// cpu
module cpu(clock,reset,imem_addr,imem_data,dmem_addr,dmem_we,dmem_wdata,dmem_rdata);
For scale: roughly 300 flip-flops, roughly 75 I/O pins.
export LEC_CHECK = 0
export ABC_AREA = 1
export CAP_MARGIN = 20
export CELL_PAD_IN_SITES_DETAIL_PLACEMENT = 0
export CORE_MARGIN = 2
export CORE_UTILIZATION = 68
export CTS_CLUSTER_DIAMETER = 31
export CTS_CLUSTER_SIZE = 90
export GPL_ROUTABILITY_DRIVEN = 1
export GPL_TIMING_DRIVEN = 1
export HOLD_SLACK_MARGIN = 0.18
export SETUP_SLACK_MARGIN = -0.25
export SLEW_MARGIN = 20
export TNS_END_PERCENT = 70
create_clock -name core_clock -period 4.43 [get_ports {clock}]
run.sh (not shown) runs the stock make flow with config.mk's settings and CLKGATE_MAP_FILE=.
The baseline finished but failed the layout checks on setup timing.
Then changed:
Settings changed: CAP_MARGIN 20 to 10, SETUP_SLACK_MARGIN -0.25 to 0.75, TNS_END_PERCENT 70 to 90.
Clock period 4.43 ns to 5.09 ns, I/O delays scaled along.
The new run completed without violations.
Total power came out lower by roughly a tenth.
Core utilization came out higher by 0.69 points.
Sequential cell count is unchanged.
Count of clock-buffer cells in the layout came out lower by 5.
Critical path depth came out higher by 1.
Worst hold slack loses 30 ps.
Global-route usage came out lower by 1.8 points.
Cell area came out higher slightly.
Via count came out higher by a few percent.
Die area is unchanged.


Starting RTL as in the previous note.
==> flow/config.mk <==
export PLATFORM = sky130hd
export DESIGN_NAME = cpu
export DESIGN_NICKNAME = cpu
export VERILOG_FILES = /design/flow/design.v
export SDC_FILE = /design/flow/constraint.sdc
export NUM_CORES = 4
export LEC_CHECK = 0
export CAP_MARGIN = 20
export CORE_MARGIN = 2
export CORE_UTILIZATION = 72
export CTS_CLUSTER_DIAMETER = 28
export CTS_CLUSTER_SIZE = 81
export HOLD_SLACK_MARGIN = -0.09
export PLACE_DENSITY_LB_ADDON = 0.11
export SETUP_SLACK_MARGIN = 1.24
export SLEW_MARGIN = 20
export TNS_END_PERCENT = 5
==> flow/constraint.sdc <==
create_clock -name core_clock -period 4.32 [get_ports {clock}]
set_input_delay 0.8640 -clock core_clock [delete_from_list [all_inputs] [get_ports {clock}]]
set_output_delay 0.8640 -clock core_clock [all_outputs]
set_load 0.01 [all_outputs]
The baseline ended with an error in global routing (5_1_grt).
==> next run, changes <==
CORE_UTILIZATION = 40   (was 72)
CTS_CLUSTER_DIAMETER = default   (was 28)
CTS_CLUSTER_SIZE = default   (was 81)
HOLD_SLACK_MARGIN = default   (was -0.09)
PLACE_DENSITY_LB_ADDON = default   (was 0.11)
SETUP_SLACK_MARGIN = 1.42   (was 1.24)
SLEW_MARGIN = 35   (was 20)
TNS_END_PERCENT = default   (was 5)
clock period = 8.0 ns   (was 4.32 ns; I/O delays follow)
Now the flow produced a clean layout. Die area increases by well over a third. Synthesized cell count does not change. Area after synthesis is unchanged.
==> next run, changes <==
ABC_AREA = 1   (was default)
CORE_UTILIZATION = 68   (was 40)
SETUP_SLACK_MARGIN = default   (was 1.42)
SLEW_MARGIN = 20   (was 35)
clock period = 4.77 ns   (was 8.0 ns; I/O delays follow)
Result:
- The new run produced a clean layout
- sequential cell count does not change
- routed wire length increases by about 20%
- synthesized cell count went up by 38%
- maximum frequency increases by 31%
- global-route usage rises by 20 points
==> next run, changes <==
CORE_ASPECT_RATIO = 0.5   (was default)
CORE_UTILIZATION = 72   (was 68)
CTS_CLUSTER_DIAMETER = 292   (was default)
CTS_CLUSTER_SIZE = 99   (was default)
PLACE_DENSITY = 0.36   (was default)
SETUP_SLACK_MARGIN = 1.27   (was default)
clock period = 4.35 ns   (was 4.77 ns; I/O delays follow)
The new run stopped in global routing (5_1_grt) with GRT-0232.
Die area decreases by 5.1%.
Area after synthesis does not change.
Synthesized cell count does not change.
==> next run, changes <==
ABC_AREA = default   (was 1)
CORE_ASPECT_RATIO = default   (was 0.5)
CORE_UTILIZATION = 40   (was 72)
CTS_CLUSTER_DIAMETER = default   (was 292)
CTS_CLUSTER_SIZE = default   (was 99)
PLACE_DENSITY = default   (was 0.36)
SETUP_SLACK_MARGIN = default   (was 1.27)
clock period = 7.2 ns   (was 4.35 ns; I/O delays follow)
The new run ran to the end with no violations.
Die area rises by about 70%.
Synthesized cell count fell by about 27%.
Area after synthesis shrinks by about 4%.


cpu again, from the RTL that the note above started with.
Settings: LEC_CHECK=0, ABC_AREA=1, CAP_MARGIN=10, CELL_PAD_IN_SITES_DETAIL_PLACEMENT=0, CORE_MARGIN=2, CORE_UTILIZATION=70, CTS_CLUSTER_DIAMETER=31, CTS_CLUSTER_SIZE=90, GPL_ROUTABILITY_DRIVEN=1, GPL_TIMING_DRIVEN=1, HOLD_SLACK_MARGIN=0.18, SLEW_MARGIN=20, TNS_END_PERCENT=80; clock period 4.18 ns.
The first run finished but failed the layout checks on negative setup slack.
Rerun with:
- CTS_CLUSTER_DIAMETER: 31 -> 103
- CTS_CLUSTER_SIZE: 90 -> 20
- HOLD_SLACK_MARGIN: 0.18 -> -0.09
- PLACE_DENSITY_LB_ADDON: not set -> 0.29
- TNS_END_PERCENT: 80 -> 55
- clock period: 4.18 -> 4.0 ns (I/O delays scaled with it)
=> Now the flow ran to the end with no violations. Die size does not change. Non-clock buffer count rose by 8. Power went down by about 22%. Sequential power climbs by about 4%. Setup slack improved by 0.37 ns. Utilization goes down by 4.6 points. Sequential cell count does not change. Clock power decreases by about 50%. Clock skew is about the same. Clock-buffer cell count went down by 28. Wire length went down by about 11%.
Rerun with:
- ABC_AREA: 1 -> not set
- CAP_MARGIN: 10 -> 0
- CELL_PAD_IN_SITES_DETAIL_PLACEMENT: 0 -> not set
- CORE_UTILIZATION: 70 -> 72
- CTS_CLUSTER_DIAMETER: 103 -> not set
- CTS_CLUSTER_SIZE: 20 -> not set
- GPL_ROUTABILITY_DRIVEN: 1 -> not set
- GPL_TIMING_DRIVEN: 1 -> not set
- HOLD_SLACK_MARGIN: -0.09 -> not set
- PLACE_DENSITY_LB_ADDON: 0.29 -> not set
- TNS_END_PERCENT: 55 -> not set
- clock period: 4.0 -> 4.79 ns (I/O delays scaled with it)
Result:
- With this change the flow produced a layout that fails on negative setup slack
- total power went down by roughly a tenth
- design area increases by a few percent
- cell count falls by about a fifth
- hold slack improves by 0.040 ns
- die area drops by a few percent
- clock skew fell by 0.012 ns
Rerun with:
- CAP_MARGIN: 0 -> 20
- CORE_UTILIZATION: 72 -> 23
- clock period: 4.79 -> 7.2 ns (I/O delays scaled with it)
Result: This time the run produced a clean layout. Setup slack is better by 0.95 ns. Global-route usage went down by 30 points. Design area is higher by 0.35%. Non-clock buffer count decreases by 77. Synthesized area does not change. Count of clock-buffer cells in the layout climbs by 13. Worst hold slack is about the same. Maximum frequency falls by 22%. Power decreases by 30%. Combinational power shrinks by 42%.
Power and IR drop assume default switching activity.
